exp/yarrow:
Design cordic, start of the top module:
module cordic # (
    DATA_WIDTH = 12
)
(
    input clock,
    input reset,    
    output signed [DATA_WIDTH:0] sine,
    output signed [DATA_WIDTH:0] cosine
);
For scale: roughly 4200 cells after synthesis, about 28 I/O pins, about 39000 sq um of cells after synthesis.
clock: 2.04 ns
lec_check: 0
cap_margin: 20
cell_pad_in_sites_detail_placement: 1
core_margin: 4
core_utilization: 49
cts_cluster_size: 76
gpl_timing_driven: 0
min_routing_layer: met2
place_density_lb_addon: 0.27
setup_slack_margin: 0.11
slew_margin: 10
run.sh (not shown) runs the stock make flow with config.mk's settings and CLKGATE_MAP_FILE=.
Stage in which a tool error killed exp/yarrow: global routing (5_1_grt).
## Diff of input files: exp/lagoon against exp/yarrow
- clearing MIN_ROUTING_LAYER, which used to be met2
- swapping 49 for 65 in CORE_UTILIZATION
- clearing CELL_PAD_IN_SITES_DETAIL_PLACEMENT, which used to be 1
- clearing SETUP_SLACK_MARGIN, which used to be 0.11
- clearing PLACE_DENSITY_LB_ADDON, which used to be 0.27
- swapping 10 for 20 in SLEW_MARGIN
- swapping 4 for 2 in CORE_MARGIN
- clearing GPL_TIMING_DRIVEN, which used to be 0
- clearing CTS_CLUSTER_SIZE, which used to be 76
- swapping 2.04 for 3.34 in the clock period (ns, I/O delays scaled along)
--- outcome ---
- exp/lagoon: PASS, flow complete, no timing, DRC or antenna violations
- Taking exp/yarrow as the reference, in exp/lagoon number of CTS-inserted buffers lower; maximum clock path buffer count roughly the same.
- On die area, exp/yarrow loses to exp/lagoon.
- exp/yarrow -> exp/lagoon: post-synthesis share of cell area spent on full adders, half adders and majority gates delta 0, exact match
- Diff exp/lagoon..exp/yarrow | number of buffers inserted for hold repair after clock tree synthesis | unchanged
- Sort exp/yarrow and exp/lagoon by worst slack after detailed placement asc -> top: exp/yarrow
Changes in exp/cedar relative to exp/lagoon:
- PLACE_DENSITY: unset -> 0.6
- CORE_UTILIZATION: 65 -> 72
- CTS_CLUSTER_SIZE: unset -> 21
- CTS_CLUSTER_DIAMETER: unset -> 372
- the clock period (ns, I/O delays scaled along): 3.34 -> 2.35
Findings:
- Of exp/lagoon and exp/cedar, only exp/lagoon finishes the flow clean.
- What the final checks of exp/cedar revealed, after a flow that finished every stage, was a layout that fails on negative setup slack.
- exp/cedar vs exp/lagoon, routability-driven placement congestion ratio went up by 0.0099.
- The lower clock-buffer cell count came out of exp/cedar.
- Comparing exp/cedar and exp/lagoon, final period utilization is lower on exp/lagoon.
- Summary: with exp/lagoon as the reference, cell area in exp/cedar moved up by more than 10%.
- Of the two values seen for library cell contributing the largest single delay on the critical path, sky130_fd_sc_hd__a2111oi_2 was produced by exp/lagoon and sky130_fd_sc_hd__mux2i_2 by exp/cedar.
- Between exp/cedar and exp/lagoon, it is exp/cedar whose number of H-tree branching levels is lower, by 1.
- Compared to exp/lagoon, exp/cedar shows a narrower setup margin.

* * *

The RTL this note starts from:
==> flow/design.v <==
`timescale 1ns / 1ps
module rotator # (
    DATA_WIDTH = 12,
    ANGLE_WIDTH = 16,
    ITERATION = 0,
    TAN_ANGLE = 0
)
(
    input clock, 
    input reset,
    input [1:0] quarter_in,
    input signed [DATA_WIDTH:0] x_in,
    input signed [DATA_WIDTH:0] y_in,
    input signed [ANGLE_WIDTH:0] z_in,
    output [1:0] quarter_out,
    output signed [DATA_WIDTH:0] x_out,
    output signed [DATA_WIDTH:0] y_out,
    output signed [ANGLE_WIDTH:0] z_out
);
    function signed [DATA_WIDTH:0] shift_register(
        input signed [DATA_WIDTH:0] register, 
        input integer n
    );
        integer i;
        begin
            shift_register = register;
            for (i = 0; i < n; i++) begin
                shift_register = {register[DATA_WIDTH], shift_register[DATA_WIDTH:1]};
            end
        end
    endfunction
    logic signed [DATA_WIDTH:0] Xd, Yd;
    assign Xd = shift_register(x_in, ITERATION);
    assign Yd = shift_register(y_in, ITERATION);   
    logic signed [DATA_WIDTH:0] X, Y; 
    logic signed [ANGLE_WIDTH:0] Z; 
    logic [1:0] Q;
    always_ff @(posedge clock) begin
        Q <= quarter_in;
        if (z_in < 0) begin
            X <= x_in + Yd;
            Y <= y_in - Xd;
            Z <= z_in + TAN_ANGLE;
        end
        else begin
            X <= x_in - Yd;
            Y <= y_in + Xd;
            Z <= z_in - TAN_ANGLE;
        end   
    end    
    assign x_out = X;
    assign y_out = Y;
    assign z_out = Z;    
    assign quarter_out = Q;
endmodule
`timescale 1ns / 1ps
module cordic_chain #(
    DATA_WIDTH = 12,
    ANGLE_WIDTH = 16,
    ITERATIONS = 16
)
(
    input clock,
    input reset,
    input [1:0] quarter_in,
    input signed [DATA_WIDTH:0] x_in,
    input signed [DATA_WIDTH:0] y_in,
    input signed [DATA_WIDTH:0] angle_in,
    output signed [DATA_WIDTH:0] x_out,
    output signed [DATA_WIDTH:0] y_out, 
    output [1:0] quarter_out 
 );
    logic [1:0] quarters [ITERATIONS:0];
    logic signed [DATA_WIDTH:0] xs [ITERATIONS:0];
    logic signed [DATA_WIDTH:0] ys [ITERATIONS:0];
    logic signed [ANGLE_WIDTH:0] zs [ITERATIONS:0];   
    assign quarters[0] = quarter_in;
    assign xs[0] = x_in;
    assign ys[0] = y_in;
    assign zs[0] = {1'b0, angle_in[DATA_WIDTH-1:0], 4'b0000};
    function [ANGLE_WIDTH:0] tan_angle; 
        input [3:0] iteration;
        begin
            case (iteration)
            4'b0000: tan_angle = 17'd25736;  
            4'b0001: tan_angle = 17'd15192;  
            4'b0010: tan_angle = 17'd8028;  
            4'b0011: tan_angle = 17'd4074;  
            4'b0100: tan_angle = 17'd2045;  
            4'b0101: tan_angle = 17'd1024;  
            4'b0110: tan_angle = 17'd512;  
            4'b0111: tan_angle = 17'd256;  
            4'b1000: tan_angle = 17'd128;  
            4'b1001: tan_angle = 17'd64;  
            4'b1010: tan_angle = 17'd32;  
            4'b1011: tan_angle = 17'd16;  
            4'b1100: tan_angle = 17'd8;  
            4'b1101: tan_angle = 17'd4;  
            4'b1110: tan_angle = 17'd2;  
            4'b1111: tan_angle = 17'd1;  
            endcase
        end
    endfunction
    genvar i;
    generate 
    for (i = 0; i < ITERATIONS; i++) begin
        rotator # (
            .DATA_WIDTH(DATA_WIDTH),
            .ANGLE_WIDTH(ANGLE_WIDTH),
            .ITERATION(i),
            .TAN_ANGLE(tan_angle(i))
        ) rotator_dut (
            .clock(clock),
            .reset(reset),
            .quarter_in(quarters[i]),
            .x_in(xs[i]),
            .y_in(ys[i]),
            .z_in(zs[i]),
            .quarter_out(quarters[i+1]),
            .x_out(xs[i+1]),
            .y_out(ys[i+1]),
            .z_out(zs[i+1])        
        );   
    end
    endgenerate
    assign x_out = xs[ITERATIONS];
    assign y_out = ys[ITERATIONS];
    assign quarter_out = quarters[ITERATIONS];
endmodule
`timescale 1ns / 1ps
module quarter_selector # (
    DATA_WIDTH = 12
)
(
    input clock, 
    input reset,
    input [1:0] quarter,
    input signed [DATA_WIDTH:0] x_in,
    input signed [DATA_WIDTH:0] y_in,
    output signed [DATA_WIDTH:0] x_out,
    output signed [DATA_WIDTH:0] y_out
);
logic [DATA_WIDTH:0] x_up, x_down;
logic [DATA_WIDTH:0] y_up, y_down;
assign x_up = x_in + 13'h800;
assign x_down = 13'h800 - x_in;
assign y_up = y_in + 13'h800;
assign y_down = 13'h800 - y_in;
logic [DATA_WIDTH:0] X, Y;
always_ff @(posedge clock) begin
    if (reset) begin
        X <= '0;
        Y <= '0;    
    end
    else begin
        case (quarter)
            2'b00: begin
                X <= x_up;
                Y <= y_up; 
            end
            2'b01: begin
                X <= x_down;
                Y <= y_up;                        
            end
            2'b10: begin
                X <= x_down;
                Y <= y_down;                                    
            end
            2'b11: begin
                X <= x_up;
                Y <= y_down;                                               
            end
        endcase    
    end
end
assign x_out = X;
assign y_out = Y;
endmodule
`timescale 1ns / 1ps
module phase_controller # (
    PHASE_WIDTH = 13
) 
(
    input clock, 
    input reset,
    output [PHASE_WIDTH-1:0] phase,
    output [1:0] quadrant   
);
localparam frequence_fraction = 8'd56;
localparam frequence_reverse_fraction = 8'd100 - frequence_fraction;
localparam phase_90 = 13'd3216;
localparam base_step = 2'd1;
localparam extended_step = 2'd2;
typedef enum logic [1:0] {
    QUADRANT_I, 
    QUADRANT_II,
    QUADRANT_III,
    QUADRANT_IV
} quadrant_state;
logic [PHASE_WIDTH-1:0] phase_out;
logic inc_en; 
logic counter_reset;
logic [15:0] counter;
always_ff @(posedge clock) begin
    if (reset) begin
        counter <= '0;
        inc_en <= '0;
    end
    else if (counter_reset) begin
        counter <= '0;
    end
    else begin
        if (counter >= 8'd100) begin
            inc_en <= '1;
            counter <= counter - frequence_reverse_fraction;
        end
        else begin
            inc_en <= '0;
            counter <= counter + frequence_fraction;
        end
    end
end
quadrant_state quadrant_out;
logic [15:0] angle_counter;
assign quadrant = quadrant_out;
assign phase = phase_out;
always_ff @(posedge clock) begin
    if (reset) begin
        quadrant_out <= QUADRANT_I;
        phase_out <= '0;
        angle_counter <= '0;
    end
    else case (quadrant_out)
        QUADRANT_I: begin
            if (angle_counter >= phase_90) begin
                quadrant_out <= QUADRANT_II;
                angle_counter <= '0;                
            end
            else begin
                if (inc_en) begin
                    phase_out <= phase_out + extended_step;
                    angle_counter <= angle_counter + extended_step;
                end
                else begin
                    phase_out <= phase_out + base_step;
                    angle_counter <= angle_counter + base_step;
                end
            end
        end
        QUADRANT_II: begin
            if (angle_counter >= phase_90) begin
                quadrant_out <= QUADRANT_III;
                angle_counter <= '0;                
            end
            else begin
                if (inc_en) begin
                    phase_out <= phase_out - extended_step;
                    angle_counter <= angle_counter + extended_step;
                end
                else begin
                    phase_out <= phase_out - base_step;
                    angle_counter <= angle_counter + base_step;
                end
            end           
        end
        QUADRANT_III: begin
            if (angle_counter >= phase_90) begin
                quadrant_out <= QUADRANT_IV;
                angle_counter <= '0;                
            end
            else begin
                if (inc_en) begin
                    phase_out <= phase_out + extended_step;
                    angle_counter <= angle_counter + extended_step;
                end
                else begin
                    phase_out <= phase_out + base_step;
                    angle_counter <= angle_counter + base_step;
                end
            end        
        end
        QUADRANT_IV: begin
            if (angle_counter >= phase_90) begin
                quadrant_out <= QUADRANT_I;
                angle_counter <= '0;                
            end
            else begin
                if (inc_en) begin
                    phase_out <= phase_out - extended_step;
                    angle_counter <= angle_counter + extended_step;
                end
                else begin
                    phase_out <= phase_out - base_step;
                    angle_counter <= angle_counter + base_step;
                end
            end                                 
        end
    endcase
end
always_ff @(posedge clock) begin
    if (reset) begin
        counter_reset <= '0;
    end
    else if (angle_counter >= phase_90) begin
        counter_reset <= '1;
    end
    else begin
        counter_reset <= '0;
    end
end
endmodule
`timescale 1ns / 1ps
module cordic # (
    DATA_WIDTH = 12
)
(
    input clock,
    input reset,    
    output signed [DATA_WIDTH:0] sine,
    output signed [DATA_WIDTH:0] cosine
);
    localparam A = 16'h04DB;  
    logic [DATA_WIDTH:0] phase;
    logic [1:0] quarter;
    logic signed [DATA_WIDTH:0] x0;
    logic signed [DATA_WIDTH:0] y0;
    assign x0 = A;
    assign y0 = '0;
    phase_controller # (
        .PHASE_WIDTH(13)
    ) phase_controller_dut (
        .clock(clock),
        .reset(reset),
        .phase(phase),
        .quadrant(quarter)
    );
    logic signed [DATA_WIDTH:0] x_out;
    logic signed [DATA_WIDTH:0] y_out;
    logic [1:0] quarter_out;
    cordic_chain # (
        .DATA_WIDTH(12),
        .ANGLE_WIDTH(16),
        .ITERATIONS(16)
    ) cordic_chain_dut (
        .clock(clock),
        .reset(reset),
        .quarter_in(quarter),
        .x_in(x0),
        .y_in(y0),
        .angle_in(phase),        
        .x_out(x_out),
        .y_out(y_out),
        .quarter_out(quarter_out)        
    );
    quarter_selector # (
        .DATA_WIDTH(12)
    ) quarter_selector_dut (
        .clock(clock),
        .reset(reset),
        .quarter(quarter_out),
        .x_in(x_out),
        .y_in(y_out),
        .x_out(cosine),
        .y_out(sine)
    );
endmodule
export LEC_CHECK = 0
export CAP_MARGIN = 30
export CELL_PAD_IN_SITES_DETAIL_PLACEMENT = 2
export CORE_MARGIN = 2
export CORE_UTILIZATION = 26
export GPL_TIMING_DRIVEN = 0
export PLACE_DENSITY = 0.6
export SETUP_SLACK_MARGIN = -0.45
export SLEW_MARGIN = 10
create_clock -name core_clock -period 5.0 [get_ports {clock}]
The first run completed, yet does not pass: setup timing.
==> next run, changes <==
==> flow/config.mk (replaced) <==
export PLATFORM = sky130hd
export DESIGN_NAME = cordic
export DESIGN_NICKNAME = cordic
export VERILOG_FILES = /design/flow/design.v
export SDC_FILE = /design/flow/constraint.sdc
export NUM_CORES = 4
export LEC_CHECK = 0
export CAP_MARGIN = 20
export CORE_MARGIN = 2
export CORE_UTILIZATION = 43
export PLACE_DENSITY = 0.6
export SLEW_MARGIN = 20
==> flow/constraint.sdc (replaced) <==
create_clock -name core_clock -period 3.41 [get_ports {clock}]
set_input_delay 0.6820 -clock core_clock [delete_from_list [all_inputs] [get_ports {clock}]]
set_output_delay 0.6820 -clock core_clock [all_outputs]
set_load 0.01 [all_outputs]
Result:
- This time the run completed without violations
- utilization increases by 19 points
- design area decreases by 1.9%
- area after synthesis is unchanged
- global-route usage decreases by 4.0 points
- setup slack is better by 540 ps
- count of clock-buffer cells in the layout decreases by 10
- non-clock buffer count decreases by 32
- via count decreases by 17%
- sequential share of layout area increases by 0.59 points
- fmax increases by 69%
- wire length decreases by 53%
==> next run, changes <==
--- a/flow/config.mk
+++ b/flow/config.mk
@@ -6,7 +6,8 @@
 export NUM_CORES = 4
 export LEC_CHECK = 0
+export ABC_AREA = 1
 export CAP_MARGIN = 20
 export CORE_MARGIN = 2
-export CORE_UTILIZATION = 43
-export PLACE_DENSITY = 0.6
+export CORE_UTILIZATION = 72
+export CTS_CLUSTER_DIAMETER = 285
 export SLEW_MARGIN = 20
==> flow/constraint.sdc (replaced) <==
create_clock -name core_clock -period 2.33 [get_ports {clock}]
set_input_delay 0.4660 -clock core_clock [delete_from_list [all_inputs] [get_ports {clock}]]
set_output_delay 0.4660 -clock core_clock [all_outputs]
set_load 0.01 [all_outputs]
This time the run completed, yet does not pass: setup timing.
Design area grows by 5.5%.
Worst setup slack loses 370 ps.
Routed wire length is higher by 14%.
Hold slack improved by 3.3 ps.
Utilization is higher by 36 points.
Via count came out higher by 16%.
==> next run, changes <==
--- a/flow/config.mk
+++ b/flow/config.mk
@@ -6,8 +6,7 @@
 export NUM_CORES = 4
 export LEC_CHECK = 0
-export ABC_AREA = 1
 export CAP_MARGIN = 20
 export CORE_MARGIN = 2
-export CORE_UTILIZATION = 72
-export CTS_CLUSTER_DIAMETER = 285
+export CORE_UTILIZATION = 40
+export PLACE_DENSITY = 0.6
 export SLEW_MARGIN = 20
==> flow/constraint.sdc (replaced) <==
create_clock -name core_clock -period 3.41 [get_ports {clock}]
set_input_delay 0.6820 -clock core_clock [delete_from_list [all_inputs] [get_ports {clock}]]
set_output_delay 0.6820 -clock core_clock [all_outputs]
set_load 0.01 [all_outputs]
What happened: With this change the flow produced a clean layout; global-route usage drops by 14 points; worst setup slack improved by 390 ps; non-clock buffer count drops by 151; die area climbs by 75%; maximum frequency drops by 23%; cell count drops by 4.3%.
